<file path="design.v">
module alu_design #(parameter W = 8)(
    input clk, rst, mode, ce, cin,
    input [1:0] inp_valid,
    input [7:0] opa, opb,
    input [3:0] cmd,
    output reg err, ov, cout, g, l, e,
    output reg [15:0] res
);
parameter INV_INP = 2'b00, OPA_VALID = 2'b01, OPB_VALID = 2'b10, OPA_AND_OPB_VALID = 2'b11;
reg [7:0] opa_p, opb_p;
reg [3:0] cmd_p;
reg [1:0] valid_p;
reg mode_p, cin_p;
reg [15:0] res_p;
reg cout_p, ov_p, g_p, l_p, e_p, err_p;
always @(posedge clk or posedge rst) begin
    if (rst) begin
        opa_p <= 0;
        opb_p <= 0;
        cmd_p <= 0;
        valid_p <= 0;
        cin_p <= 0;
        mode_p <= 0;
    end else if (ce) begin
        opa_p <= opa;
        opb_p <= opb;
        cmd_p <= cmd;
        valid_p <= inp_valid;
        cin_p <= cin;
        mode_p <= mode;
    end
end
always @(*) begin
    res_p = 0;
    err_p = 0;
    cout_p = 0;
    ov_p = 0;
    g_p = 0;
    l_p = 0;
    e_p = 0;
    if (ce) begin
        if (mode_p == 1) begin
            case (valid_p)
                INV_INP: begin
                    res_p = 0;
                    err_p = 1;
                end
                OPA_VALID: begin
                    case (cmd_p)
                        4'b0100: begin
                            res_p = opa_p + 1;
                            cout_p = res_p[8];
                        end
                        4'b0101: begin
                            res_p = opa_p - 1;
                            ov_p = res_p[8];
                        end
                        default: err_p = 1;
                    endcase
                end
                OPB_VALID: begin
                    case (cmd_p)
                        4'b0110: begin
                            res_p = opb_p + 1;
                            cout_p = res_p[8];
                        end
                        4'b0111: begin
                            res_p = opb_p - 1;
                            ov_p = res_p[8];
                        end
                        default: err_p = 1;
                    endcase
                end
                OPA_AND_OPB_VALID: begin
                    case (cmd_p)
                        4'b0000: begin
                            res_p = opa_p + opb_p;
                            cout_p = res_p[8];
                        end
                        4'b0001: begin
                            res_p = opa_p - opb_p;
                            ov_p = res_p[8];
                        end
                        4'b0010: begin
                            res_p = opa_p + opb_p + cin_p;
                            cout_p = res_p[8];
                        end
                        4'b0011: begin
                            res_p = opa_p - opb_p - cin_p;
                            ov_p = res_p[8];
                        end
                        4'b1000: begin
                            g_p = (opa_p > opb_p);
                            l_p = (opa_p < opb_p);
                            e_p = (opa_p == opb_p);
                        end
                        4'b1001: begin
                            res_p = (opa_p + 1) * (opb_p + 1);
                        end
                        4'b1010: begin
                            res_p = (opa_p << 1) * opb_p;
                        end
                        4'b1011: begin
                            res_p = $signed(opa_p) + $signed(opb_p);
                            ov_p = (($signed(opa_p) > 0) && ($signed(opb_p) > 0) && ($signed(res_p[7:0]) < 0)) ||
                                   (($signed(opa_p) < 0) && ($signed(opb_p) < 0) && ($signed(res_p[7:0]) > 0));
                        end
                        4'b1100: begin
                            res_p = $signed(opa_p) - $signed(opb_p);
                            ov_p = (($signed(opa_p) > 0) && ($signed(opb_p) < 0) && ($signed(res_p[7:0]) < 0)) ||
                                   (($signed(opa_p) < 0) && ($signed(opb_p) > 0) && ($signed(res_p[7:0]) > 0));
                        end
                        default: err_p = 1;
                    endcase
                end
                default: err_p = 1;
            endcase
        end else begin
            case (valid_p)
                INV_INP: begin
                    res_p = 0;
                    err_p = 1;
                end
                OPA_VALID: begin
                    case (cmd_p)
                        4'b0110: res_p = ~opa_p;
                        4'b1000: res_p = opa_p >> 1;
                        4'b1001: res_p = opa_p << 1;
                        default: err_p = 1;
                    endcase
                end
                OPB_VALID: begin
                    case (cmd_p)
                        4'b0111: res_p = ~opb_p;
                        4'b1010: res_p = opb_p >> 1;
                        4'b1011: res_p = opb_p << 1;
                        default: err_p = 1;
                    endcase
                end
                OPA_AND_OPB_VALID: begin
                    case (cmd_p)
                        4'b0000: res_p = opa_p & opb_p;
                        4'b0010: res_p = opa_p | opb_p;
                        4'b0001: res_p = ~(opa_p & opb_p);
                        4'b0011: res_p = ~(opa_p | opb_p);
                        4'b0100: res_p = opa_p ^ opb_p;
                        4'b0101: res_p = ~(opa_p ^ opb_p);
                        4'b1100: begin
                            if (|opb_p[7:4]) err_p = 1;
                            else res_p = (opa_p << opb_p[2:0]) | (opa_p >> (8 - opb_p[2:0]));
                        end
                        4'b1101: begin
                            if (|opb_p[7:4]) err_p = 1;
                            else res_p = (opa_p >> opb_p[2:0]) | (opa_p << (8 - opb_p[2:0]));
                        end
                        default: err_p = 1;
                    endcase
                end
                default: err_p = 1;
            endcase
        end
    end
end
always @(posedge clk or posedge rst) begin
    if (rst) begin
        res <= 0;
        cout <= 0;
        ov <= 0;
        g <= 0;
        l <= 0;
        e <= 0;
        err <= 0;
    end else if (ce) begin
        res <= res_p;
        cout <= cout_p;
        ov <= ov_p;
        g <= g_p;
        l <= l_p;
        e <= e_p;
        err <= err_p;
    end
end
endmodule
</file>
<file path="config.mk">
export PLATFORM = sky130hd
export DESIGN_NAME = alu_design
export DESIGN_NICKNAME = alu_design
export VERILOG_FILES = /design/flow/design.v
export SDC_FILE = /design/flow/constraint.sdc
export NUM_CORES = 4
export LEC_CHECK = 0
export ABC_AREA = 1
export CAP_MARGIN = 20
export CORE_MARGIN = 2
export CORE_UTILIZATION = 70
export CTS_CLUSTER_SIZE = 99
export SLEW_MARGIN = 20
</file>
<file path="run.sh">
#!/bin/bash
# the make line also repeats each setting of config.mk as NAME=value (left out here)
make -C /OpenROAD-flow-scripts/flow DESIGN_CONFIG=/design/flow/config.mk WORK_HOME=/design/flow/orfs CLKGATE_MAP_FILE= finish
</file>
<file path="constraint.sdc">
create_clock -name core_clock -period 7.99 [get_ports {clk}]
set_input_delay 1.5980 -clock core_clock [delete_from_list [all_inputs] [get_ports {clk}]]
set_output_delay 1.5980 -clock core_clock [all_outputs]
set_load 0.01 [all_outputs]
</file>
==> flow_summary.ini, run 1 <==
; yosys + openroad results
[power_and_ir_drop]
power_uw = 2296
netSwitchingFraction_pct = 58.46
p_seq_share_pct = 13.4
powerComb_uw = 1770
pwr-share-clk_pct = 9.6
p_int_uw = 953.7
top_power_group = combinational cells
pwr_density_cell_nw_per_um2 = 196.1
p_seq_uw = 308
ir_drop_uv = 201.6
leakagePower_uw = 0.006237
combPwrFrac_pct = 77.0
p_sw_uw = 1342
p_clk_uw = 220

[synth]
fp_nets = 1972
synthXorXnorAreaFrac_pct = 1.738
edf_count = 0
mux_share_pct = 0
syn_inst = 1759
ys_ff = 46
synthTopCellsByCount = 514 x nand2_1, 297 x inv_1, 141 x nor2_1
ys_sh_simple_pct = 31.13
yosysUniqueCellTypes = 47
synth_top_cell_by_count = nand2_1
synth_area_sq_um = 11020
ys.flop_type = dfrtp_1
async_flop_share_pct = 100.0
yosys.stat.seqShare_pct = 10.45
synth_area_leader_cell = nand2_1
compound_area_share_pct = 16.37
ys_cells = 1759
yosys_area_sq_um = 11020
top_area_share_pct = 17.51
synth_adder_area_share_pct = 26.98
top_logic_kind = simple AND/OR/NAND/NOR gates
synthTopCellsByArea = nand2_1 18%, fa_1 16%, ha_1 11%
avgSynthCellArea_sq_um = 6.263
yosysWarnings = 1

[setup_path]
cp_max_fo = 20
critical_path.max_stage_delay_ns = 0.88
slowest_stage = ha_1
r2r_setup_slack_ns = 1.65
crit_start = opb_p[0]
cp.arrival_ns = 6.53
cp_num_cells = 21
cp-start-kind = flop
end_kind = flop
crit_type = reg2reg
critical_path_buf_inv_count = 4
reg2reg_to = res[13]
cpLargestDelayFamily = adder cells
critical_path.cell_chain = inv_1, ha_1, nand2_1, fa_1, inv_1, fa_1, inv_1, fa_1, fa_1, inv_1, ha_1, nand2_1, nor2_1, nand2_1, nand3_1, a21oi_1, or2_2, nand3_1, nand3_1, a21oi_1, o21ai_1
cp-endpoint = res[13]
reg2reg_depth = 21
reg2reg_from = opb_p[0]
cp.required_ns = 8.18

[sta]
rsz0062_at_grt = no
final_hold_viol_count = 0
fin_tns_setup_ns = 0
drv_slew = 0
timing.final.crit_share_pct = 79.38
worstMarginPinSlew_ns = 1.158
setup_viol = 0
whs_ns = 0.4812
fin_ws_ns = 1.648
period_needed_ns = 6.342
skew_ns = 0.008297
max_clock_freq_ghz = 0.1577
slew_headroom_pct = 22.79

[drt]
postRouteAntennaNets = 0
drt_iter0_drc = 2541
num_vias = 12990
wl_um = 42220
drtPass1Iterations = 16
drc = 0
viasPerCell = 6.575
wl_per_cell_um = 21.38

[layout]
n_fill_cell = 1263
final_cells = 1975
area_growth_pct = 6.280
nets = 1975

[clocking]
postCtsResizedCells = 0
clkLatencyLatePin_ns = 0.31
postCtsSetupBuffers = 0
cts_tree = built
root_buffer = clkbuf_16
h-tree-depth = 2
clkSinkCount = 46
clock_path_buffers = 2
cts_made_buffers = 5
cts.clk_slew.worst_paths_ns = 0.07
cts_hold_buf = 0

[placement]
dp_slack_ns = 1.790
io_buffers = 48
gp_congestion = 1.202
placed_cells_incl_taps = 1965
dp.final_hpwl_um = 32040

[floorplanning]
chipArea_sq_um = 16760
die_w_um = 129.5
core_area_sq_um = 15310
initial_utilization_pct = 71.94
ios = 49
core.rowCount = 45
dieHeight_um = 129.5

[global_routing]
grt_start_max_net_pins = 51
grt_pass1_vias = 11960
grt_first_pass_wirelength_um = 65180
antenna_found_initial = 2
grt.total_usage_pct = 51.36
busiest_layer = met2
grtUsageMet1_pct = 64.20
grt_overflow = 0
met2_usage_pct = 73.44
met3_usage_pct = 19.78

[flow_run]
warnings = 49
cap_violations = 0

[min_path]
hold_depth = 2
min_from = res[3]
whs_endpoint = res[3]
hold_class = reg2reg

[status]
status = complete, no violations
routing by layer:
metal	vias to the layer above	share of wire, %
met5	-	0.15
met4	4	9.4
met3	368	16
met2	1201	40
met1	5757	35
li1	5656	-
layout make-up:
cell class	count	area, sq um	share of cell area [%]
Tap cell	211	264.0	2.255
Clock buffer	5	125.1	1.069
Timing Repair Buffer	61	590.6	5.044
Inverter	309	1160	9.906
Antenna cell	1	2.502	0.02137
Sequential cell	46	1151	9.831
Clock inverter	3	18.77	0.1603
Multi-Input combinational cell	1339	8397	71.71
per-stage QoR:
stage                     util, %  cell area [sq um]
after floorplan                 -              11020
after global placement      75.37              11540
after detailed placement    75.37              11540
after CTS                   76.31              11690
after global routing        76.44              11710
final                       76.45              11710
==> inputs of run 2 (changes only) <==
- ABC_AREA: 1 -> unset
- CAP_MARGIN: 20 -> 25
- CELL_PAD_IN_SITES_GLOBAL_PLACEMENT: unset -> 3
- CORE_ASPECT_RATIO: unset -> 1.71
- CORE_MARGIN: 2 -> 6
- CORE_UTILIZATION: 70 -> 40
- CTS_CLUSTER_DIAMETER: unset -> 264
- CTS_CLUSTER_SIZE: 99 -> 26
- GPL_ROUTABILITY_DRIVEN: unset -> 0
- GPL_TIMING_DRIVEN: unset -> 0
- HOLD_SLACK_MARGIN: unset -> 0.09
- clock period: 7.99 -> 10.4 ns (I/O delays scaled with it)
==> flow_summary.ini, run 2 <==
; yosys + openroad results
[setup_path]
end_kind = flop
slowest_stage = dfrtp_1
cp.required_ns = 10.61
cp-endpoint = res[12]
reg2reg_from = opb_p[1]
crit_type = reg2reg
crit_start = opb_p[1]
critical_path_buf_inv_count = 11
reg2reg_to = res[12]
reg2reg_depth = 26
cp-start-kind = flop
critical_path.max_stage_delay_ns = 0.71
cp_num_cells = 26
r2r_setup_slack_ns = 1.40
cp_max_fo = 10
cpLargestDelayFamily = buffers and inverters
cp.arrival_ns = 9.22

[floorplanning]
ios = 49
chipArea_sq_um = 31990
core_area_sq_um = 27180
initial_utilization_pct = 40.78
core.rowCount = 79
dieHeight_um = 229.7
die_w_um = 139.3

[power_and_ir_drop]
p_seq_uw = 224
p_sw_uw = 1202
leakagePower_uw = 0.005286
ir_drop_uv = 141.5
p_clk_uw = 179
p_seq_share_pct = 10.9
netSwitchingFraction_pct = 58.61
powerComb_uw = 1650
pwr_density_cell_nw_per_um2 = 167.9
top_power_group = combinational cells
pwr-share-clk_pct = 8.7
combPwrFrac_pct = 80.4
p_int_uw = 848.9

[synth]
ys.flop_type = dfrtp_1
ys_ff = 46
top_logic_kind = adder cells
synthTopCellsByCount = 176 x nor2_1, 158 x inv_1, 141 x nand2_1
synth_area_leader_cell = fa_1
synthXorXnorAreaFrac_pct = 6.208
synthTopCellsByArea = fa_1 16%, ha_1 11%, dfrtp_1 10%
avgSynthCellArea_sq_um = 7.576
yosys.stat.seqShare_pct = 10.38
ys_sh_simple_pct = 20.93
yosysUniqueCellTypes = 86
compound_area_share_pct = 22.37
async_flop_share_pct = 100.0
synth_area_sq_um = 11080
synth_adder_area_share_pct = 26.82
edf_count = 0
mux_share_pct = 4.312
ys_cells = 1463
yosys_area_sq_um = 11080
yosysWarnings = 1
fp_nets = 1676
top_area_share_pct = 15.53
syn_inst = 1463
synth_top_cell_by_count = nor2_1

[drt]
num_vias = 11810
drtPass1Iterations = 9
drc = 0
antenna_cells = 0
drt_iter0_drc = 1220
wl_um = 53380
postRouteAntennaNets = 0
wl_per_cell_um = 28.30
viasPerCell = 6.261

[clocking]
postCtsSetupBuffers = 0
root_buffer = clkbuf_16
clkSinkCount = 46
cts.clk_slew.worst_paths_ns = 0.08
postCtsResizedCells = 0
clkLatencyLatePin_ns = 0.32
cts_tree = built
h-tree-depth = 2
cts_made_buffers = 5
cts_hold_buf = 0
clock_path_buffers = 2

[layout]
comb_area_sq_um = 8969
n_fill_cell = 2886
nets = 1734
seq_area_sq_um = 1151
final_cells = 1886
area_growth_pct = 10.25
design_area_sq_um = 12220

[sta]
whs_ns = 0.4989
fin_ws_ns = 1.398
period_needed_ns = 9.002
worstMarginPinSlew_ns = 1.118
final_hold_viol_count = 0
skew_ns = 0.01895
rsz0062_at_grt = no
fin_tns_setup_ns = 0
drv_slew = 0
max_clock_freq_ghz = 0.1111
timing.final.crit_share_pct = 86.55
slew_headroom_pct = 25.47
setup_viol = 0

[status]
status = complete, no violations

[global_routing]
grt.total_usage_pct = 32.65
grt_overflow = 0
grt_start_max_net_pins = 47
met3_usage_pct = 4.838
met2_usage_pct = 57.48
antenna_found_initial = 1
grtUsageMet1_pct = 32.74
grt_first_pass_wirelength_um = 77800
busiest_layer = met2
grt_pass1_vias = 12190

[min_path]
whs_endpoint = res[14]
min_from = res[14]
hold_depth = 1
hold_class = reg2reg

[placement]
place_area_sq_um = 12080
io_buffers = 48
dp.final_hpwl_um = 43060
dp_slack_ns = 1.553
placed_cells_incl_taps = 1878

[flow_run]
warnings = 49
cap_violations = 0
## run 2: cell type report
type | count | area share, %
Multi-Input combinational cell | 1160 | 73.39
Sequential cell | 46 | 9.419
Inverter | 166 | 5.119
Timing Repair Buffer | 51 | 4.126
Tap cell | 364 | 3.727
Buffer | 91 | 3.041
Clock buffer | 5 | 1.024
Clock inverter | 3 | 0.1536
## run 2: through the flow
stage | power (uW) | util, %
final | 2051 | 44.96
after global routing | 2189 | 44.96
after CTS | 2020 | 44.96
after global placement | 1824 | 44.22
after floorplan | 1256 | -
after detailed placement | 1833 | 44.43
## run 2: per-layer routing
| layer | up-vias | part of all wire (%) | routed length (um) |
|---|---|---|---|
| li1 | 5220 | - | - |
| met1 | 5706 | 33 | 17640 |
| met2 | 621 | 49 | 26300 |
| met3 | 262 | 6.4 | 3420 |
| met4 | 0 | 11 | 6025 |
| met5 | - | 0 | 0 |
==> inputs of run 3 (changes only) <==
- CAP_MARGIN: 25 -> 20
- CELL_PAD_IN_SITES_GLOBAL_PLACEMENT: 3 -> unset
- CORE_ASPECT_RATIO: 1.71 -> unset
- CORE_MARGIN: 6 -> 9
- CORE_UTILIZATION: 40 -> 56
- CTS_CLUSTER_DIAMETER: 264 -> 311
- CTS_CLUSTER_SIZE: 26 -> 98
- GPL_ROUTABILITY_DRIVEN: 0 -> unset
- GPL_TIMING_DRIVEN: 0 -> unset
- HOLD_SLACK_MARGIN: 0.09 -> unset
- PLACE_DENSITY: unset -> 0.37
- TNS_END_PERCENT: unset -> 15
- clock period: 10.4 -> 7.0 ns (I/O delays scaled with it)
==> flow_summary.ini, run 3 <==
; yosys + openroad results
[global_routing]
grt_first_pass_wirelength_um = 67500
grt_start_max_net_pins = 53
grt.total_usage_pct = 35.52
grt_overflow = 0
antenna_found_initial = 0
grt_pass1_vias = 11380

[synth]
ys.flop_type = dfrtp_1
edf_count = 0
top_logic_kind = adder cells
async_flop_share_pct = 100.0
synth_area_leader_cell = fa_1
yosys_area_sq_um = 11080
compound_area_share_pct = 22.37
yosysUniqueCellTypes = 86
syn_inst = 1463
synth_adder_area_share_pct = 26.82
mux_share_pct = 4.312
fp_nets = 1676
yosysWarnings = 1
synthTopCellsByCount = 176 x nor2_1, 158 x inv_1, 141 x nand2_1
synthTopCellsByArea = fa_1 16%, ha_1 11%, dfrtp_1 10%
synthXorXnorAreaFrac_pct = 6.208
avgSynthCellArea_sq_um = 7.576
ys_sh_simple_pct = 20.93
top_area_share_pct = 15.53
yosys.stat.seqShare_pct = 10.38
ys_cells = 1463
ys_ff = 46
synth_area_sq_um = 11080
synth_top_cell_by_count = nor2_1

[power_and_ir_drop]
power_uw = 2903
pwr_density_cell_nw_per_um2 = 241.4
ir_drop_uv = 137.0
combPwrFrac_pct = 78.4
p_clk_uw = 290
top_power_group = combinational cells
netSwitchingFraction_pct = 55.51
p_seq_share_pct = 11.6
leakagePower_uw = 0.005326
p_seq_uw = 338
p_int_uw = 1292
p_sw_uw = 1612
powerComb_uw = 2280
pwr-share-clk_pct = 10.0

[min_path]
hold_depth = 1
hold_class = reg2reg
min_from = res[1]
whs_endpoint = res[1]

[status]
status = complete, no violations

[clocking]
cts.clk_slew.worst_paths_ns = 0.07
cts_hold_buf = 0
cts_made_buffers = 5
cts_tree = built
clock_path_buffers = 2
clkLatencyLatePin_ns = 0.31
postCtsSetupBuffers = 0
postCtsResizedCells = 0
clkSinkCount = 46
root_buffer = clkbuf_16
h-tree-depth = 2

[flow_run]
warnings = 49
cap_violations = 0

[placement]
dp.final_hpwl_um = 34050
io_buffers = 48
gp_congestion = 1.107

[sta]
slew_headroom_pct = 32.27
rsz0062_at_grt = no
skew_ns = 0.007967
timing.final.crit_share_pct = 86.88
final_hold_viol_count = 0
worstMarginPinSlew_ns = 1.012
period_needed_ns = 6.082
drv_slew = 0
fin_tns_setup_ns = 0
setup_viol = 0
max_clock_freq_ghz = 0.1644

[setup_path]
cp-endpoint = res[12]
critical_path.cell_chain = ha_1, nand3_1, nor2_1, xnor2_1, inv_1, nand2_1, fa_1, inv_1, fa_1, fa_1, inv_1, fa_1, inv_1, ha_1, nand3_1, o211ai_1, o41ai_1, xor2_1, o22ai_1, nor3_1, o21ai_0, a22o_1
cp-start-kind = flop
cp_num_cells = 22
slowest_stage = xnor2_1
crit_start = opa_p[0]
cp.arrival_ns = 6.28
crit_type = reg2reg
reg2reg_to = res[12]
reg2reg_from = opa_p[0]
cpLargestDelayFamily = adder cells
end_kind = flop
reg2reg_depth = 22
r2r_setup_slack_ns = 0.92
critical_path.max_stage_delay_ns = 0.64
critical_path_buf_inv_count = 4
cp_max_fo = 8
cp.required_ns = 7.20

[layout]
n_fill_cell = 1802
fin_util_pct = 61.81
nets = 1685
area_growth_pct = 8.522

[floorplanning]
core_area_sq_um = 19460
core.rowCount = 51
initial_utilization_pct = 56.95
ios = 49
dieHeight_um = 158.7
chipArea_sq_um = 25180
die_w_um = 158.7

[drt]
drc = 0
drtPass1Iterations = 8
viasPerCell = 6.736
wl_per_cell_um = 25.47
postRouteAntennaNets = 0
antenna_cells = 0
wl_um = 44260
drt_iter0_drc = 1528
num_vias = 11710
[run 3: final cells by class]
class	instances	area, sq um	share of cell area (%)
Inverter	166	624.3	5.190
Sequential cell	46	1151	9.569
Tap cell	265	331.6	2.756
Clock inverter	3	40.04	0.3328
Timing Repair Buffer	93	813.3	6.761
Clock buffer	5	125.1	1.040
Multi-Input combinational cell	1160	8944	74.35
[run 3: through the flow]
stage	area, sq um	setup WS, ns	hold slack (ns)	cells
floorplan	11080	0.5011	0.5169	1463
global placement	11860	1.030	0.4758	1730
detailed placement	11860	1.034	0.4721	1730
CTS	12030	0.9993	0.4931	1738
global route	12030	0.4598	0.5124	1738
finish	12030	0.9182	0.4914	1738
[run 3: per-layer routing]
metal  GRT usage, %  wire length [um]  vias to the layer above
met2          52.26             18510                      862
met4          15.77              2375                        0
met1          46.20             17190                     5546
li1               -                 -                     5127
met5              0                 0                        -
met3          11.78              6190                      172
==> inputs of run 4 (changes only) <==
- CORE_MARGIN: 9 -> 2
- CORE_UTILIZATION: 56 -> 40
- CTS_CLUSTER_DIAMETER: 311 -> unset
- CTS_CLUSTER_SIZE: 98 -> unset
- PLACE_DENSITY: 0.37 -> unset
- SETUP_SLACK_MARGIN: unset -> 1.86
- TNS_END_PERCENT: 15 -> unset
- clock period: 7.0 -> 6.49 ns (I/O delays scaled with it)
==> flow_summary.ini, run 4 <==
; yosys + openroad results
[power_and_ir_drop]
pwr_density_cell_nw_per_um2 = 294.3
p_seq_uw = 366
p_int_uw = 1821
combPwrFrac_pct = 83.1
p_clk_uw = 299
powerComb_uw = 3280
netSwitchingFraction_pct = 53.80
leakagePower_uw = 0.005755
p_seq_share_pct = 9.3
p_sw_uw = 2120
pwr-share-clk_pct = 7.6
top_power_group = combinational cells
ir_drop_uv = 223.2

[global_routing]
grt_first_pass_wirelength_um = 71710
grt_overflow = 0
grt_start_max_net_pins = 53
grt_pass1_vias = 11360
grt.total_usage_pct = 33.13
antenna_found_initial = 0

[sta]
fin_ws_ns = 1.205
period_needed_ns = 5.285
setup_viol = 0
fin_tns_setup_ns = 0
slew_headroom_pct = 33.42
drv_slew = 0
final_hold_viol_count = 0
rsz0062_at_grt = yes
skew_ns = 0.01505
max_clock_freq_ghz = 0.1892
worstMarginPinSlew_ns = 0.9976
timing.final.crit_share_pct = 81.43

[synth]
synthTopCellsByArea = fa_1 16%, ha_1 11%, dfrtp_1 10%
yosys_area_sq_um = 11080
synthXorXnorAreaFrac_pct = 6.208
avgSynthCellArea_sq_um = 7.576
async_flop_share_pct = 100.0
mux_share_pct = 4.312
synth_top_cell_by_count = nor2_1
ys.flop_type = dfrtp_1
ys_cells = 1463
top_logic_kind = adder cells
ys_ff = 46
fp_nets = 1676
syn_inst = 1463
yosysUniqueCellTypes = 86
synth_area_leader_cell = fa_1
yosys.stat.seqShare_pct = 10.38
synth_adder_area_share_pct = 26.82
compound_area_share_pct = 22.37
synth_area_sq_um = 11080
yosysWarnings = 1
synthTopCellsByCount = 176 x nor2_1, 158 x inv_1, 141 x nand2_1
top_area_share_pct = 15.53
edf_count = 0
ys_sh_simple_pct = 20.93

[layout]
fin_util_pct = 49.41
comb_area_sq_um = 9666
final_cells = 1896
area_growth_pct = 20.82
nets = 1736
seq_area_sq_um = 1164
n_fill_cell = 2683
design_area_sq_um = 13390

[drt]
viasPerCell = 6.222
postRouteAntennaNets = 0
drc = 0
wl_per_cell_um = 25.25
drt_iter0_drc = 1346
num_vias = 11800
antenna_cells = 0
drtPass1Iterations = 8
wl_um = 47880

[min_path]
hold_class = reg2reg
whs_endpoint = res[0]
min_from = res[0]
hold_depth = 1

[placement]
placed_cells_incl_taps = 1834
dp.final_hpwl_um = 36290
dp_slack_ns = 0.5367
gp_congestion = 1.030
io_buffers = 48
place_area_sq_um = 12170

[setup_path]
reg2reg_depth = 23
crit_type = reg2reg
cp-endpoint = res[13]
critical_path.max_stage_delay_ns = 0.54
cp_max_fo = 6
critical_path.cell_chain = buf_6, ha_4, nand3_4, nor2_4, xnor2_4, inv_2, nand2_2, fa_1, inv_1, fa_1, fa_1, inv_1, fa_1, inv_2, ha_4, buf_12, nand3_4, o2111ai_4, nand3_4, a21oi_2, xor2_1, a211o_1, a32o_1
timing.critical_path.mode_cell = fa_1
r2r_setup_slack_ns = 1.20
cp.arrival_ns = 5.50
reg2reg_to = res[13]
crit_start = opa_p[1]
end_kind = flop
critical_path_buf_inv_count = 6
slowest_stage = fa_1
cp_num_cells = 23
reg2reg_from = opa_p[1]
cpLargestDelayFamily = adder cells
cp-start-kind = flop
cp.required_ns = 6.71

[floorplanning]
core_area_sq_um = 27100
ios = 49
initial_utilization_pct = 40.90
core.rowCount = 60
die_w_um = 170.5
dieHeight_um = 170.5
chipArea_sq_um = 29060

[clocking]
clkSinkCount = 46
root_buffer = clkbuf_16
cts_hold_buf = 0
h-tree-depth = 2
cts_tree = built
clock_path_buffers = 2
cts.clk_slew.worst_paths_ns = 0.08
cts_made_buffers = 5
clkLatencyLatePin_ns = 0.32

[status]
status = complete, no violations

[flow_run]
cap_violations = 0
warnings = 50
==> run 4: timing repair <==
action / CTS / global route
hold endpoints to repair: 0 / 0
setup buffers: 49 / 5
resized: 89 / 25
setup endpoints to repair: 12 / 12
pin swaps: 40 / 13
==> run 4: area by class of cell <==
| type | count | area share [%] |
|---|---|---|
| multi-input cells | 1160 | 72.18 |
| repair buffers | 144 | 9.764 |
| flip-flops and latches | 46 | 8.689 |
| inverters | 166 | 4.765 |
| well taps | 372 | 3.476 |
| clock buffers | 6 | 1.037 |
| clock inverters | 2 | 0.09343 |
==> run 4: metal layers <==
layer	track usage [%]	up-vias	wire, um
met5	0	-	0
met4	15.09	0	2457
met3	5.791	121	4699
met2	51.96	692	21310
met1	44.51	5767	19420
li1	-	5217	-
==> run 4: through the flow <==
stage / hold slack, ns / power (uW)
CTS: 0.5028 / 3730
floorplan: 0.5169 / 2243
detailed placement: 0.4846 / 3056
global placement: 0.4746 / 3038
finish: 0.5022 / 3941
global route: 0.5126 / 4211
==> inputs of run 5 (changes only) <==
- ABC_AREA: unset -> 1
- CELL_PAD_IN_SITES_DETAIL_PLACEMENT: unset -> 0
- CORE_UTILIZATION: 40 -> 19
- CTS_CLUSTER_DIAMETER: unset -> 260
- MAX_ROUTING_LAYER: unset -> met5
- PLACE_DENSITY_LB_ADDON: unset -> 0.24
- SETUP_SLACK_MARGIN: 1.86 -> unset
- clock period: 6.49 -> 10.4 ns (I/O delays scaled with it)
==> flow_summary.ini, run 5 <==
; yosys + openroad results
[clocking]
cts_made_buffers = 5
cts.clk_slew.worst_paths_ns = 0.07
clkSinkCount = 46
h-tree-depth = 2
root_buffer = clkbuf_16
postCtsSetupBuffers = 0
clock_path_buffers = 2
postCtsResizedCells = 0
cts_tree = built
clkLatencyLatePin_ns = 0.31
cts_hold_buf = 0

[setup_path]
critical_path.cell_chain = inv_1, ha_1, nand2_1, fa_1, inv_1, fa_1, inv_1, fa_1, fa_1, inv_1, ha_1, a21oi_1, nand2_1, nand2_1, o2111ai_1, o21ai_0, nand2_1, o21ai_0, nand2_1, nand2_1, nand2_1
cp-endpoint = res[12]
critical_path.max_stage_delay_ns = 0.96
reg2reg_from = opb_p[0]
crit_type = reg2reg
slowest_stage = ha_1
crit_start = opb_p[0]
cp.arrival_ns = 6.87
critical_path_buf_inv_count = 4
cp_num_cells = 21
cp_max_fo = 20
end_kind = flop
cpLargestDelayFamily = adder cells
reg2reg_depth = 21
r2r_setup_slack_ns = 3.73
cp.required_ns = 10.60
reg2reg_to = res[12]
cp-start-kind = flop
timing.critical_path.mode_cell = nand2_1

[sta]
setup_viol = 0
drv_slew = 0
fin_tns_setup_ns = 0
timing.final.crit_share_pct = 64.14
final_hold_viol_count = 0
skew_ns = 0.006227
worstMarginPinSlew_ns = 1.007
rsz0062_at_grt = no
slew_headroom_pct = 32.86
max_clock_freq_ghz = 0.1499
period_needed_ns = 6.671

[power_and_ir_drop]
combPwrFrac_pct = 76.8
ir_drop_uv = 63.20
pwr-share-clk_pct = 11.0
netSwitchingFraction_pct = 57.71
p_int_uw = 754.4
powerComb_uw = 1370
p_seq_uw = 219
p_seq_share_pct = 12.3
p_clk_uw = 196
pwr_density_cell_nw_per_um2 = 142.5
top_power_group = combinational cells
p_sw_uw = 1030
leakagePower_uw = 0.006306

[synth]
compound_area_share_pct = 16.37
synthTopCellsByCount = 514 x nand2_1, 297 x inv_1, 141 x nor2_1
ys.flop_type = dfrtp_1
yosysUniqueCellTypes = 47
top_logic_kind = simple AND/OR/NAND/NOR gates
yosysWarnings = 1
avgSynthCellArea_sq_um = 6.263
ys_cells = 1759
yosys_area_sq_um = 11020
ys_ff = 46
mux_share_pct = 0
ys_sh_simple_pct = 31.13
edf_count = 0
synthXorXnorAreaFrac_pct = 1.738
synth_area_leader_cell = nand2_1
fp_nets = 1972
yosys.stat.seqShare_pct = 10.45
synth_top_cell_by_count = nand2_1
synth_area_sq_um = 11020
syn_inst = 1759
async_flop_share_pct = 100.0
synthTopCellsByArea = nand2_1 18%, fa_1 16%, ha_1 11%
synth_adder_area_share_pct = 26.98
top_area_share_pct = 17.51

[placement]
io_buffers = 48
gp_congestion = 0.9596
dp.final_hpwl_um = 39250
place_area_sq_um = 12350

[drt]
postRouteAntennaNets = 0
drtPass1Iterations = 8
met3_wirelength_um = 2994
wl_um = 49570
viasPerCell = 4.720
drt_iter0_drc = 1051
wl_per_cell_um = 19.50
drc = 0
dr_wl_met2_um = 22020
drt-met1-wl_um = 22160
antenna_cells = 0
routed.top_layer = met4
num_vias = 12000

[global_routing]
grt_overflow = 0
antenna_found_initial = 0
grt_pass1_vias = 11940
grt.total_usage_pct = 16.48
grt_start_max_net_pins = 51
grt_first_pass_wirelength_um = 75630

[layout]
comb_area_sq_um = 8397
fin_util_pct = 21.78
design_area_sq_um = 12520
n_fill_cell = 6652
nets = 1989
area_growth_pct = 13.63
seq_area_sq_um = 1151

[min_path]
hold_class = reg2reg
whs_endpoint = ov
hold_depth = 2
min_from = ov

[status]
status = complete, no violations

[floorplanning]
initial_utilization_pct = 19.17
core_area_sq_um = 57480
dieHeight_um = 244.8
die_w_um = 244.8
ios = 49
chipArea_sq_um = 59920
core.rowCount = 88

[flow_run]
cap_violations = 0
warnings = 47
==> run 5: per-stage QoR <==
stage          setup slack [ns]  total power, uW  std cells  hold WS (ns)
6_report                  3.729             1784       2542        0.4887
5_1_grt                   3.332             1972       2542        0.5152
4_1_cts                   3.824             1784       2542        0.4936
3_5_place_dp              3.858             1574       2534        0.4664
3_3_place_gp              3.854             1583       2534        0.4718
2_1_floorplan             5.048             1147       1759        0.4764
==> run 5: final cells by class <==
cell class | instances | area share (%)
Multi-Input combinational cell | 1339 | 67.08
Inverter | 309 | 9.275
Sequential cell | 46 | 9.195
Tap cell | 765 | 7.646
Timing Repair Buffer | 75 | 5.457
Clock buffer | 5 | 0.9995
Clock inverter | 3 | 0.3498
==> run 5: routing by layer <==
metal	up-vias	global-route usage (%)
met4	0	7.461
met1	5746	22.37
met2	451	26.02
met3	108	2.045
li1	5693	-
met5	-	0
==> inputs of run 6 (changes only) <==
- ABC_AREA: 1 -> unset
- CAP_MARGIN: 20 -> 5
- CELL_PAD_IN_SITES_DETAIL_PLACEMENT: 0 -> 2
- CORE_ASPECT_RATIO: unset -> 0.53
- CORE_UTILIZATION: 19 -> 56
- CTS_CLUSTER_DIAMETER: 260 -> 301
- CTS_CLUSTER_SIZE: unset -> 80
- GPL_TIMING_DRIVEN: unset -> 1
- MAX_ROUTING_LAYER: met5 -> met4
- MIN_ROUTING_LAYER: unset -> met1
- PLACE_DENSITY: unset -> 0.46
- PLACE_DENSITY_LB_ADDON: 0.24 -> unset
- SETUP_SLACK_MARGIN: unset -> 0.3
- TNS_END_PERCENT: unset -> 60
- clock period: 10.4 -> 5.45 ns (I/O delays scaled with it)
==> flow_summary.ini, run 6 <==
; flow metrics
[synth]
ys_cells = 1463
synth_adder_area_share_pct = 26.82
async_flop_share_pct = 100.0
synthTopCellsByArea = fa_1 16%, ha_1 11%, dfrtp_1 10%
synth_area_sq_um = 11080
ys.flop_type = dfrtp_1
mux_share_pct = 4.312
synth_area_leader_cell = fa_1
compound_area_share_pct = 22.37
top_logic_kind = adder cells
synthTopCellsByCount = 176 x nor2_1, 158 x inv_1, 141 x nand2_1
yosys_area_sq_um = 11080
ys_sh_simple_pct = 20.93
ys_ff = 46
avgSynthCellArea_sq_um = 7.576
yosysUniqueCellTypes = 86
top_area_share_pct = 15.53
syn_inst = 1463
yosysWarnings = 1
fp_nets = 1676
synth_top_cell_by_count = nor2_1
edf_count = 0
synthXorXnorAreaFrac_pct = 6.208
yosys.stat.seqShare_pct = 10.38

[floorplanning]
core.rowCount = 37
dieHeight_um = 106.4
chipArea_sq_um = 20990
ios = 49
initial_utilization_pct = 57.14
core_area_sq_um = 19400
die_w_um = 197.3

[status]
lastStage = 3_5_place_dp
tool.error = [ERROR DPL-0033] detailed placement checks failed during check placement.
status = did not finish

[placement]
io_buffers = 48
gp_congestion = 1.125
## run 6: stage by stage
step | instances | instance area (sq um) | hold WS (ns) | worst slack [ns]
2_1_floorplan | 1463 | 11340 | 0.5169 | 0.2466
3_3_place_gp | 1787 | 12510 | 0.4894 | 0.1601
==> inputs of run 7 (changes only) <==
- CAP_MARGIN: 5 -> 20
- CELL_PAD_IN_SITES_DETAIL_PLACEMENT: 2 -> unset
- CORE_ASPECT_RATIO: 0.53 -> unset
- CORE_UTILIZATION: 56 -> 59
- CTS_CLUSTER_DIAMETER: 301 -> unset
- CTS_CLUSTER_SIZE: 80 -> unset
- GPL_TIMING_DRIVEN: 1 -> unset
- MAX_ROUTING_LAYER: met4 -> unset
- MIN_ROUTING_LAYER: met1 -> unset
- PLACE_DENSITY: 0.46 -> unset
- SETUP_SLACK_MARGIN: 0.3 -> 1.43
- TNS_END_PERCENT: 60 -> unset
- clock period: 5.45 -> 5.07 ns (I/O delays scaled with it)
==> flow_summary.ini, run 7 <==
; yosys + openroad results
[clocking]
cts.clk_slew.worst_paths_ns = 0.07
root_buffer = clkbuf_16
clock_path_buffers = 2
h-tree-depth = 2
cts_tree = built
clkSinkCount = 46
cts_hold_buf = 0
clkLatencyLatePin_ns = 0.31
cts_made_buffers = 5

[power_and_ir_drop]
power_uw = 5300
pwr-share-clk_pct = 6.5
p_clk_uw = 346
combPwrFrac_pct = 84.7
netSwitchingFraction_pct = 52.78
p_sw_uw = 2797
top_power_group = combinational cells
p_seq_share_pct = 8.8
p_seq_uw = 465
leakagePower_uw = 0.006287
p_int_uw = 2503
powerComb_uw = 4490
ir_drop_uv = 263.8
pwr_density_cell_nw_per_um2 = 372.4

[synth]
compound_area_share_pct = 22.37
top_logic_kind = adder cells
ys_cells = 1463
synth_top_cell_by_count = nor2_1
yosys_area_sq_um = 11080
edf_count = 0
syn_inst = 1463
top_area_share_pct = 15.53
avgSynthCellArea_sq_um = 7.576
yosys.stat.seqShare_pct = 10.38
synthXorXnorAreaFrac_pct = 6.208
ys.flop_type = dfrtp_1
async_flop_share_pct = 100.0
ys_ff = 46
fp_nets = 1676
ys_sh_simple_pct = 20.93
synth_adder_area_share_pct = 26.82
synth_area_leader_cell = fa_1
synthTopCellsByArea = fa_1 16%, ha_1 11%, dfrtp_1 10%
mux_share_pct = 4.312
synthTopCellsByCount = 176 x nor2_1, 158 x inv_1, 141 x nand2_1
yosysWarnings = 1
yosysUniqueCellTypes = 86
synth_area_sq_um = 11080

[global_routing]
antenna_found_initial = 4
grt_overflow = 0
grt_first_pass_wirelength_um = 71500
grt.total_usage_pct = 47.60
grt_start_max_net_pins = 52
grt_pass1_vias = 12170

[setup_path]
critical_path_buf_inv_count = 6
slowest_stage = fa_1
cp.required_ns = 5.28
critical_path.max_stage_delay_ns = 0.52
r2r_setup_slack_ns = -0.29
end_kind = flop
cp-endpoint = res[12]
cpLargestDelayFamily = adder cells
cp-start-kind = flop
cp_num_cells = 23
timing.critical_path.mode_cell = fa_1
reg2reg_from = opa_p[0]
critical_path.cell_chain = buf_6, and4_4, nand2_2, xnor2_2, buf_4, buf_12, nand2_1, fa_1, inv_1, fa_1, ha_1, inv_1, fa_1, inv_2, fa_2, a21oi_4, o211ai_1, o41ai_4, xor2_1, o22ai_2, nor3_2, o21ai_1, a22o_1
cp_max_fo = 5
crit_type = reg2reg
cp.arrival_ns = 5.57
reg2reg_to = res[12]
reg2reg_depth = 23
crit_start = opa_p[0]

[drt]
wl_um = 49870
wl_per_cell_um = 26.83
antenna_cells = 0
drc = 0
num_vias = 12950
viasPerCell = 6.968
drtPass1Iterations = 9
drt_iter0_drc = 2040
postRouteAntennaNets = 0

[floorplanning]
ios = 49
core_area_sq_um = 18580
chipArea_sq_um = 19900
core.rowCount = 50
die_w_um = 141.1
dieHeight_um = 141.1
initial_utilization_pct = 59.66

[flow_run]
warnings = 52
cap_violations = 0

[sta]
worstMarginPinSlew_ns = 1.081
drv_slew = 0
max_clock_freq_ghz = 0.1865
fin_tns_setup_ns = -1.504
rsz0062_at_grt = yes
slew_headroom_pct = 27.51
whs_ns = 0.4992
period_needed_ns = 5.363
setup_viol = 8
skew_ns = 0.009411
fin_ws_ns = -0.2928
final_hold_viol_count = 0
timing.final.crit_share_pct = 105.8

[status]
violations = setup timing
status = complete, but fails checks

[min_path]
hold_depth = 1
hold_class = reg2reg
min_from = res[0]
whs_endpoint = res[0]

[layout]
area_growth_pct = 28.39
nets = 1838
seq_area_sq_um = 1162
comb_area_sq_um = 9873
n_fill_cell = 1291

[placement]
dp.final_hpwl_um = 36970
io_buffers = 48
gp_congestion = 1.075
dp_slack_ns = -0.3302
[run 7: layout make-up]
class                      count  share of cell area [%]
multi-input combinational   1160                   69.38
timing repair buffer         246                   14.95
sequential                    46                   8.168
inverter                     166                   4.519
tap                          234                   2.057
clock buffer                   7                  0.9320
[run 7: per-stage QoR]
stage                     util, %  instances  instance area, sq um
final                       76.59       1859                 14230
after global routing        76.59       1859                 14230
after CTS                   72.75       1826                 13520
after detailed placement    69.27       1808                 12870
after global placement      69.27       1808                 12870
after floorplan                 -       1463                 11400
[run 7: layer usage]
metal  track usage (%)  vias to the layer above  wire length [um]
met5                 0                        -                29
met4             26.16                        4              4134
met3             15.18                      295              7126
met2             70.34                     1099             20520
met1             61.85                     6142             18060
li1                  -                     5414                 -
[run 7: repair_timing]
action | in CTS | in global routing
cloned | 1 | 1
gates resized | 76 | 89
setup buffers | 10 | 32
endpoints found under the setup margin | 15 | 16
pin swaps | 38 | 47
==> inputs of run 8 (changes only) <==
- ABC_AREA: unset -> 1
- CORE_UTILIZATION: 59 -> 68
- CTS_CLUSTER_DIAMETER: unset -> 373
- CTS_CLUSTER_SIZE: unset -> 98
- SETUP_SLACK_MARGIN: 1.43 -> unset
- clock period: 5.07 -> 3.8 ns (I/O delays scaled with it)
==> flow_summary.ini, run 8 <==
; flow metrics
[synth]
yosysWarnings = 1
async_flop_share_pct = 100.0
ys_sh_simple_pct = 31.13
top_area_share_pct = 17.51
synthXorXnorAreaFrac_pct = 1.738
yosys.stat.seqShare_pct = 10.45
top_logic_kind = simple AND/OR/NAND/NOR gates
fp_nets = 1972
synth_top_cell_by_count = nand2_1
compound_area_share_pct = 16.37
yosysUniqueCellTypes = 47
edf_count = 0
ys.flop_type = dfrtp_1
yosys_area_sq_um = 11020
ys_cells = 1759
synth_area_leader_cell = nand2_1
mux_share_pct = 0
syn_inst = 1759
synthTopCellsByCount = 514 x nand2_1, 297 x inv_1, 141 x nor2_1
avgSynthCellArea_sq_um = 6.263
synthTopCellsByArea = nand2_1 18%, fa_1 16%, ha_1 11%
synth_area_sq_um = 11020
synth_adder_area_share_pct = 26.98
ys_ff = 46

[status]
status = did not finish
tool.error = [ERROR GRT-0232] Routing congestion too high. Check the congestion heatmap in the GUI.
lastStage = 5_1_grt

[clocking]
cts_hold_buf = 0
h-tree-depth = 2
clkSinkCount = 46
root_buffer = clkbuf_16
cts_made_buffers = 5
clock_path_buffers = 2

[floorplanning]
chipArea_sq_um = 17240
core_area_sq_um = 15890
core.rowCount = 46
ios = 49
initial_utilization_pct = 69.35
dieHeight_um = 131.3
die_w_um = 131.3

[placement]
io_buffers = 48
gp_congestion = 1.222
dp.final_hpwl_um = 36600
placed_cells_incl_taps = 2136

[global_routing]
grt_overflow = 64
grt.total_usage_pct = 78.28
run 8: timing repair:
item / 4_1_cts
setup buffers: 20
setup endpoints to repair: 12
pin swaps: 36
resized: 70
run 8: metrics by stage:
stage	hold slack (ns)	worst slack [ns]	power, uW	instance area, sq um	util [%]
3_3_place_gp	0.4640	-1.116	5025	13070	82.29
4_1_cts	0.4839	-1.060	5930	13600	85.59
2_1_floorplan	0.4764	-0.8483	3485	11330	-
3_5_place_dp	0.4651	-1.222	5234	13070	82.29
run 8: metal layers:
metal | track usage [%] | GRT overflow
met1 | 80.78 | 0
met2 | 93.89 | 26
met3 | 61.77 | 0
met4 | 76.45 | 38
met5 | 26.61 | 0
==> inputs of run 9 (changes only) <==
- ABC_AREA: 1 -> unset
- CORE_MARGIN: 2 -> 8
- CORE_UTILIZATION: 68 -> 56
- CTS_CLUSTER_DIAMETER: 373 -> 311
- CTS_CLUSTER_SIZE: 98 -> 89
- PLACE_DENSITY: unset -> 0.35
- SETUP_SLACK_MARGIN: unset -> 0.99
- TNS_END_PERCENT: unset -> 15
- clock period: 3.8 -> 7.0 ns (I/O delays scaled with it)
==> flow_summary.ini, run 9 <==
; yosys + openroad results
[status]
status = complete, no violations

[power_and_ir_drop]
powerComb_uw = 2310
ir_drop_uv = 136.5
pwr-share-clk_pct = 10.0
pwr_density_cell_nw_per_um2 = 242.9
leakagePower_uw = 0.005368
netSwitchingFraction_pct = 55.66
top_power_group = combinational cells
power_uw = 2950
p_sw_uw = 1642
combPwrFrac_pct = 78.2
p_clk_uw = 295
p_int_uw = 1308
p_seq_share_pct = 11.8
p_seq_uw = 347

[sta]
worstMarginPinSlew_ns = 1.004
final_hold_viol_count = 0
drv_slew = 0
max_clock_freq_ghz = 0.1714
timing.final.crit_share_pct = 83.33
period_needed_ns = 5.833
slew_headroom_pct = 32.24
fin_tns_setup_ns = 0
rsz0062_at_grt = yes
setup_viol = 0
skew_ns = 0.01426

[setup_path]
cp.arrival_ns = 6.04
cp_num_cells = 19
cp-start-kind = flop
reg2reg_depth = 19
cp-endpoint = res[13]
cp.required_ns = 7.21
cp_max_fo = 10
end_kind = flop
critical_path_buf_inv_count = 4
reg2reg_to = res[13]
critical_path.max_stage_delay_ns = 0.67
reg2reg_from = opa_p[0]
cpLargestDelayFamily = adder cells
r2r_setup_slack_ns = 1.17
crit_type = reg2reg
crit_start = opa_p[0]
critical_path.cell_chain = buf_4, nand3_1, xnor2_1, or2_2, fa_1, fa_1, inv_1, fa_1, inv_1, fa_1, inv_1, ha_1, nand3_1, o2111ai_2, nand3_1, a21oi_1, xor2_1, a211o_1, a32o_1
slowest_stage = xnor2_1
timing.critical_path.mode_cell = fa_1

[synth]
avgSynthCellArea_sq_um = 7.576
ys_ff = 46
synth_area_leader_cell = fa_1
syn_inst = 1463
ys.flop_type = dfrtp_1
mux_share_pct = 4.312
synthTopCellsByCount = 176 x nor2_1, 158 x inv_1, 141 x nand2_1
ys_cells = 1463
yosys.stat.seqShare_pct = 10.38
edf_count = 0
fp_nets = 1676
yosysWarnings = 1
ys_sh_simple_pct = 20.93
synth_adder_area_share_pct = 26.82
async_flop_share_pct = 100.0
synthXorXnorAreaFrac_pct = 6.208
top_area_share_pct = 15.53
yosys_area_sq_um = 11080
top_logic_kind = adder cells
yosysUniqueCellTypes = 86
synthTopCellsByArea = fa_1 16%, ha_1 11%, dfrtp_1 10%
compound_area_share_pct = 22.37
synth_area_sq_um = 11080
synth_top_cell_by_count = nor2_1

[min_path]
whs_endpoint = res[1]
hold_class = reg2reg
hold_depth = 1
min_from = res[1]

[global_routing]
grt_start_max_net_pins = 53
grt.total_usage_pct = 36.73
grt_overflow = 0
grt_first_pass_wirelength_um = 68240
grt_pass1_vias = 11350
antenna_found_initial = 1

[floorplanning]
core_area_sq_um = 19460
chipArea_sq_um = 24550
core.rowCount = 51
ios = 49
dieHeight_um = 156.7
die_w_um = 156.7
initial_utilization_pct = 56.95

[clocking]
cts.clk_slew.worst_paths_ns = 0.08
clkLatencyLatePin_ns = 0.32
clkSinkCount = 46
h-tree-depth = 2
cts_hold_buf = 0
clock_path_buffers = 2
cts_tree = built
cts_made_buffers = 5
root_buffer = clkbuf_16

[layout]
area_growth_pct = 9.583
nets = 1689
final_cells = 1742
design_area_sq_um = 12150

[placement]
dp.final_hpwl_um = 34640
io_buffers = 48
placed_cells_incl_taps = 1729
gp_congestion = 1.049
place_area_sq_um = 11850

[drt]
wl_um = 44820
postRouteAntennaNets = 0
viasPerCell = 6.680
num_vias = 11640
drc = 0
drtPass1Iterations = 8
drt_iter0_drc = 1458
wl_per_cell_um = 25.73
antenna_cells = 0

[flow_run]
warnings = 51
cap_violations = 0
==> run 9: area by class of cell <==
cell class / instances / area [sq um]
clock buffer: 5 / 125.1
clock inverter: 3 / 40.04
fill: 1804 / 7316
inverter: 166 / 628.1
multi-input combinational: 1160 / 9017
sequential: 46 / 1161
tap: 265 / 331.6
timing repair buffer: 97 / 843.3
==> run 9: routing by layer <==
layer	vias up	wire [um]	track usage, %
li1	5117	-	-
met3	187	5775	11.64
met4	2	2671	19.04
met5	-	13	0
met1	5546	17250	46.40
met2	784	19100	55.19
==> run 9: through the flow <==
step	util (%)	hold slack [ns]	setup slack (ns)
finish	62.41	0.4943	1.167
global route	62.41	0.5148	0.9607
CTS	61.82	0.4953	0.9748
detailed placement	60.89	0.4790	0.7185
global placement	60.89	0.4717	0.8227
floorplan	-	0.5169	1.021
==> run 9: repair_timing <==
action	CTS	global route
setup endpoints to repair	4	9
resized	3	18
buffers inserted	0	5
==> inputs of run 10 (changes only) <==
- CAP_MARGIN: 20 -> 10
- CORE_ASPECT_RATIO: unset -> 1.17
- CORE_MARGIN: 8 -> 2
- CORE_UTILIZATION: 56 -> 66
- CTS_CLUSTER_DIAMETER: 311 -> 25
- CTS_CLUSTER_SIZE: 89 -> 80
- GPL_TIMING_DRIVEN: unset -> 1
- MAX_ROUTING_LAYER: unset -> met5
- MIN_ROUTING_LAYER: unset -> met1
- PLACE_DENSITY: 0.35 -> unset
- PLACE_DENSITY_LB_ADDON: unset -> 0.01
- SETUP_SLACK_MARGIN: 0.99 -> 0.3
- TNS_END_PERCENT: 15 -> unset
- clock period: 7.0 -> 5.45 ns (I/O delays scaled with it)
==> flow_summary.ini, run 10 <==
; yosys + openroad results
[setup_path]
cp_max_fo = 4
crit_start = opa_p[1]
critical_path.cell_chain = and4_4, buf_4, nand2_4, xnor2_2, buf_4, buf_4, nand2_1, fa_1, inv_1, fa_1, ha_1, inv_1, fa_1, inv_1, ha_4, a21oi_2, o211ai_1, buf_4, o41ai_4, xor2_1, o22ai_1, nor3_1, o21ai_1, a22o_1
cp.arrival_ns = 6.17
critical_path_buf_inv_count = 7
cp-start-kind = flop
slowest_stage = fa_1
critical_path.max_stage_delay_ns = 0.54
reg2reg_to = res[12]
cp-endpoint = res[12]
cp.required_ns = 5.66
end_kind = flop
cp_num_cells = 24
crit_type = reg2reg
cpLargestDelayFamily = adder cells
reg2reg_depth = 24
timing.critical_path.mode_cell = buf_4
r2r_setup_slack_ns = -0.52
reg2reg_from = opa_p[1]

[synth]
edf_count = 0
ys_sh_simple_pct = 20.93
fp_nets = 1676
synthTopCellsByArea = fa_1 16%, ha_1 11%, dfrtp_1 10%
synthTopCellsByCount = 176 x nor2_1, 158 x inv_1, 141 x nand2_1
mux_share_pct = 4.312
yosysUniqueCellTypes = 86
ys.flop_type = dfrtp_1
yosys.stat.seqShare_pct = 10.38
synth_top_cell_by_count = nor2_1
synth_adder_area_share_pct = 26.82
syn_inst = 1463
synth_area_sq_um = 11080
ys_ff = 46
compound_area_share_pct = 22.37
synthXorXnorAreaFrac_pct = 6.208
top_logic_kind = adder cells
top_area_share_pct = 15.53
yosys_area_sq_um = 11080
async_flop_share_pct = 100.0
synth_area_leader_cell = fa_1
avgSynthCellArea_sq_um = 7.576
yosysWarnings = 1
ys_cells = 1463

[drt]
viasPerCell = 7.854
num_vias = 14000
drt_iter0_drc = 3462
wl_um = 58410
drc = 0
wl_per_cell_um = 32.78
drtPass1Iterations = 21
postRouteAntennaNets = 0

[floorplanning]
initial_utilization_pct = 67.07
die_w_um = 123.8
dieHeight_um = 144.2
ios = 49
core_area_sq_um = 16530
chipArea_sq_um = 17850
core.rowCount = 51

[placement]
place_area_sq_um = 12460
io_buffers = 48
gp_congestion = 1.167
dp.final_hpwl_um = 36310

[sta]
timing.final.crit_share_pct = 109.5
fin_ws_ns = -0.5153
skew_ns = 0.02071
period_needed_ns = 5.965
setup_viol = 8
drv_slew = 0
final_hold_viol_count = 0
max_clock_freq_ghz = 0.1676
worstMarginPinSlew_ns = 1.379
rsz0062_at_grt = yes
slew_headroom_pct = 8.059

[power_and_ir_drop]
netSwitchingFraction_pct = 56.70
combPwrFrac_pct = 83.6
powerComb_uw = 4470
p_sw_uw = 3033
leakagePower_uw = 0.005964
pwr-share-clk_pct = 8.3
ir_drop_uv = 391.4
pwr_density_cell_nw_per_um2 = 396.9
p_seq_share_pct = 8.2
p_clk_uw = 442
p_seq_uw = 438
p_int_uw = 2317
top_power_group = combinational cells

[global_routing]
grt_first_pass_wirelength_um = 75890
grt_start_max_net_pins = 49
antenna_found_initial = 9
grt.total_usage_pct = 58.98
grt_overflow = 0
grt_pass1_vias = 12700

[status]
status = complete, but fails checks
violations = setup timing

[clocking]
clock_path_buffers = 2
clkLatencyLatePin_ns = 0.32
root_buffer = clkbuf_16
clkSinkCount = 46
h-tree-depth = 2
cts_made_buffers = 5
cts.clk_slew.worst_paths_ns = 0.08
cts_tree = built
cts_hold_buf = 0

[min_path]
min_from = res[15]
whs_endpoint = res[15]
hold_depth = 1
hold_class = reg2reg

[layout]
fin_util_pct = 81.57
n_fill_cell = 1039
nets = 1777
area_growth_pct = 21.63
design_area_sq_um = 13480

[flow_run]
cap_violations = 0
warnings = 51
==> run 10: area by class of cell <==
class,count,area [sq um],share of cell area (%)
multi-input cells,1160,9609,71.28
repair buffers,185,1592,11.81
flip-flops and latches,46,1160,8.603
inverters,166,644.4,4.780
well taps,212,265.3,1.968
clock buffers,6,138.9,1.030
clock inverters,2,60.06,0.4455
diodes,5,12.51,0.09281
==> run 10: routing by layer <==
layer | wire (um) | up-vias | part of all wire [%] | global-route usage (%)
li1 | - | 5302 | - | -
met1 | 17200 | 6351 | 29 | 60.72
met2 | 22070 | 1554 | 38 | 81.06
met3 | 10900 | 761 | 19 | 39.12
met4 | 7657 | 28 | 13 | 48.33
met5 | 584 | - | 1.0 | 13.99
==> run 10: through the flow <==
step	setup TNS, ns	power [uW]	hold slack (ns)	worst slack [ns]	cells
detailed placement	-0.1377	3685	0.4766	-0.05955	1743
finish	-2.088	5350	0.4941	-0.5153	1782
CTS	0	4377	0.4936	0.3003	1764
floorplan	0	2618	0.5169	0.2466	1463
global route	-2.529	5480	0.5166	-0.6827	1782
global placement	0	3546	0.4712	0.007235	1743
==> run 10: what timing repair did <==
| action | in CTS | in global routing |
|---|---|---|
| cloned | 1 | 0 |
| pin swaps | 29 | 37 |
| setup endpoints to repair | 8 | 11 |
| buffers inserted | 12 | 13 |
| gates resized | 64 | 66 |
==> inputs of run 11 (changes only) <==
- CAP_MARGIN: 10 -> 20
- CORE_ASPECT_RATIO: 1.17 -> unset
- CORE_UTILIZATION: 66 -> 58
- CTS_CLUSTER_DIAMETER: 25 -> unset
- CTS_CLUSTER_SIZE: 80 -> unset
- GPL_TIMING_DRIVEN: 1 -> unset
- MAX_ROUTING_LAYER: met5 -> unset
- MIN_ROUTING_LAYER: met1 -> unset
- PLACE_DENSITY_LB_ADDON: 0.01 -> unset
- SETUP_SLACK_MARGIN: 0.3 -> unset
- clock period: 5.45 -> 4.78 ns (I/O delays scaled with it)
==> flow_summary.ini, run 11 <==
; yosys + openroad results
[status]
status = complete, but fails checks
violations = setup timing

[floorplanning]
initial_utilization_pct = 59.26
ios = 49
die_w_um = 142.2
dieHeight_um = 142.2
core_area_sq_um = 18710
chipArea_sq_um = 20230
core.rowCount = 50

[min_path]
whs_endpoint = cout
min_from = cout
hold_class = reg2reg
hold_depth = 1

[setup_path]
critical_path.max_stage_delay_ns = 0.56
cpLargestDelayFamily = adder cells
slowest_stage = fa_1
cp.arrival_ns = 5.60
cp_num_cells = 20
end_kind = flop
cp.required_ns = 4.98
crit_start = opb_p[3]
cp_max_fo = 4
crit_type = reg2reg
critical_path_buf_inv_count = 5
reg2reg_to = res[12]
reg2reg_depth = 20
cp-endpoint = res[12]
cp-start-kind = flop
critical_path.cell_chain = nand4_1, nor2_2, xnor2_2, buf_4, nor2_1, fa_1, inv_1, fa_1, inv_1, fa_1, inv_1, fa_1, inv_1, ha_4, o41ai_4, xor2_1, o22ai_1, nor3_1, o21ai_1, a22o_1
reg2reg_from = opb_p[3]
r2r_setup_slack_ns = -0.62

[synth]
top_area_share_pct = 15.53
ys_sh_simple_pct = 20.93
synth_area_leader_cell = fa_1
synth_area_sq_um = 11080
synth_adder_area_share_pct = 26.82
compound_area_share_pct = 22.37
mux_share_pct = 4.312
fp_nets = 1676
synthTopCellsByCount = 176 x nor2_1, 158 x inv_1, 141 x nand2_1
avgSynthCellArea_sq_um = 7.576
edf_count = 0
top_logic_kind = adder cells
ys_cells = 1463
yosysUniqueCellTypes = 86
synthTopCellsByArea = fa_1 16%, ha_1 11%, dfrtp_1 10%
yosys_area_sq_um = 11080
synth_top_cell_by_count = nor2_1
yosysWarnings = 1
syn_inst = 1463
yosys.stat.seqShare_pct = 10.38
synthXorXnorAreaFrac_pct = 6.208
ys_ff = 46
async_flop_share_pct = 100.0
ys.flop_type = dfrtp_1

[power_and_ir_drop]
combPwrFrac_pct = 84.0
ir_drop_uv = 279.4
leakagePower_uw = 0.006193
pwr-share-clk_pct = 7.5
top_power_group = combinational cells
p_seq_share_pct = 8.6
p_seq_uw = 493
pwr_density_cell_nw_per_um2 = 417.4
p_clk_uw = 430
power_uw = 5758
netSwitchingFraction_pct = 52.83
p_sw_uw = 3042
p_int_uw = 2716
powerComb_uw = 4840

[placement]
place_area_sq_um = 13000
io_buffers = 48
dp.final_hpwl_um = 37170
dp_slack_ns = -0.7225
gp_congestion = 1.097

[layout]
design_area_sq_um = 13790
nets = 1834
seq_area_sq_um = 1159
n_fill_cell = 1407
area_growth_pct = 24.45
comb_area_sq_um = 9570

[clocking]
cts_made_buffers = 5
cts_tree = built
clock_path_buffers = 2
h-tree-depth = 2
clkLatencyLatePin_ns = 0.31
root_buffer = clkbuf_16
cts.clk_slew.worst_paths_ns = 0.08
clkSinkCount = 46

[global_routing]
grt_start_max_net_pins = 52
grt.total_usage_pct = 47.62
grt_first_pass_wirelength_um = 72090
antenna_found_initial = 3
grt_overflow = 0
grt_pass1_vias = 12340

[sta]
max_clock_freq_ghz = 0.1853
timing.final.crit_share_pct = 112.9
fin_tns_setup_ns = -4.423
skew_ns = 0.009038
worstMarginPinSlew_ns = 0.9360
drv_slew = 0
final_hold_viol_count = 0
slew_headroom_pct = 37.37
rsz0062_at_grt = yes
fin_ws_ns = -0.6173
period_needed_ns = 5.397
setup_viol = 10
whs_ns = 0.4984

[drt]
drtPass1Iterations = 9
drc = 0
drt_iter0_drc = 1906
num_vias = 12700
postRouteAntennaNets = 0
antenna_cells = 0
wl_um = 48910
viasPerCell = 6.844
wl_per_cell_um = 26.35

[flow_run]
cap_violations = 0
warnings = 52
[run 11: through the flow]
stage / util (%) / instances
after CTS: 72.86 / 1853
after global placement: 69.49 / 1832
final: 73.75 / 1856
after global routing: 73.75 / 1856
after detailed placement: 69.49 / 1832
after floorplan: - / 1463
[run 11: routing by layer]
layer  track usage, %  part of all wire, %
met5                0                0.078
met4            28.47                  7.9
met3            18.27                   14
met2            71.29                   42
met1            58.21                   36
[run 11: area by class of cell]
type	count	share of cell area (%)
clock buffers	5	0.9070
clock inverters	3	0.2902
inverters	166	4.562
multi-input cells	1160	69.38
flip-flops and latches	46	8.399
well taps	234	2.122
repair buffers	242	14.34
[run 11: what timing repair did]
action	CTS	global route
setup endpoints to repair	10	10
hold buffers	0	0
pin swaps	59	32
endpoints found under the hold margin	0	0
buffers inserted	14	3
gates resized	76	27
==> inputs of run 12 (changes only) <==
- CAP_MARGIN: 20 -> 10
- CORE_ASPECT_RATIO: unset -> 0.53
- CORE_UTILIZATION: 58 -> 72
- CTS_CLUSTER_SIZE: unset -> 13
- GPL_TIMING_DRIVEN: unset -> 1
- MAX_ROUTING_LAYER: unset -> met5
- MIN_ROUTING_LAYER: unset -> met1
- PLACE_DENSITY: unset -> 0.35
- SETUP_SLACK_MARGIN: unset -> 0.82
- clock period: 4.78 -> 6.24 ns (I/O delays scaled with it)
==> flow_summary.ini, run 12 <==
; flow metrics
[status]
lastStage = 5_1_grt
status = did not finish

[floorplanning]
die_w_um = 174.4
core_area_sq_um = 14770
ios = 49
chipArea_sq_um = 16450
core.rowCount = 32
initial_utilization_pct = 75.03
dieHeight_um = 94.33

[synth]
synthTopCellsByCount = 176 x nor2_1, 158 x inv_1, 141 x nand2_1
syn_inst = 1463
synthXorXnorAreaFrac_pct = 6.208
synth_area_sq_um = 11080
avgSynthCellArea_sq_um = 7.576
ys_ff = 46
synth_adder_area_share_pct = 26.82
mux_share_pct = 4.312
edf_count = 0
top_area_share_pct = 15.53
synth_area_leader_cell = fa_1
async_flop_share_pct = 100.0
synth_top_cell_by_count = nor2_1
fp_nets = 1676
ys_cells = 1463
ys.flop_type = dfrtp_1
yosysWarnings = 1
yosys.stat.seqShare_pct = 10.38
top_logic_kind = adder cells
compound_area_share_pct = 22.37
ys_sh_simple_pct = 20.93
yosysUniqueCellTypes = 86
synthTopCellsByArea = fa_1 16%, ha_1 11%, dfrtp_1 10%
yosys_area_sq_um = 11080

[clocking]
clkSinkCount = 46
h-tree-depth = 2
cts_made_buffers = 5
cts_hold_buf = 0
clock_path_buffers = 2
root_buffer = clkbuf_16

[placement]
dp_slack_ns = 0.2776
io_buffers = 48
dp.final_hpwl_um = 35780
gp_congestion = 1.204
-- run 12: through the flow --
step	instances	instance area (sq um)
after CTS	1708	12460
after detailed placement	1677	11920
after global placement	1677	11920
after floorplan	1463	11220
-- run 12: what timing repair did --
item	4_1_cts
pin swaps	13
setup buffers	23
cloned	0
resized	44
setup endpoints to repair	9
No activity file was given, so power comes from the tool's default toggle rates.
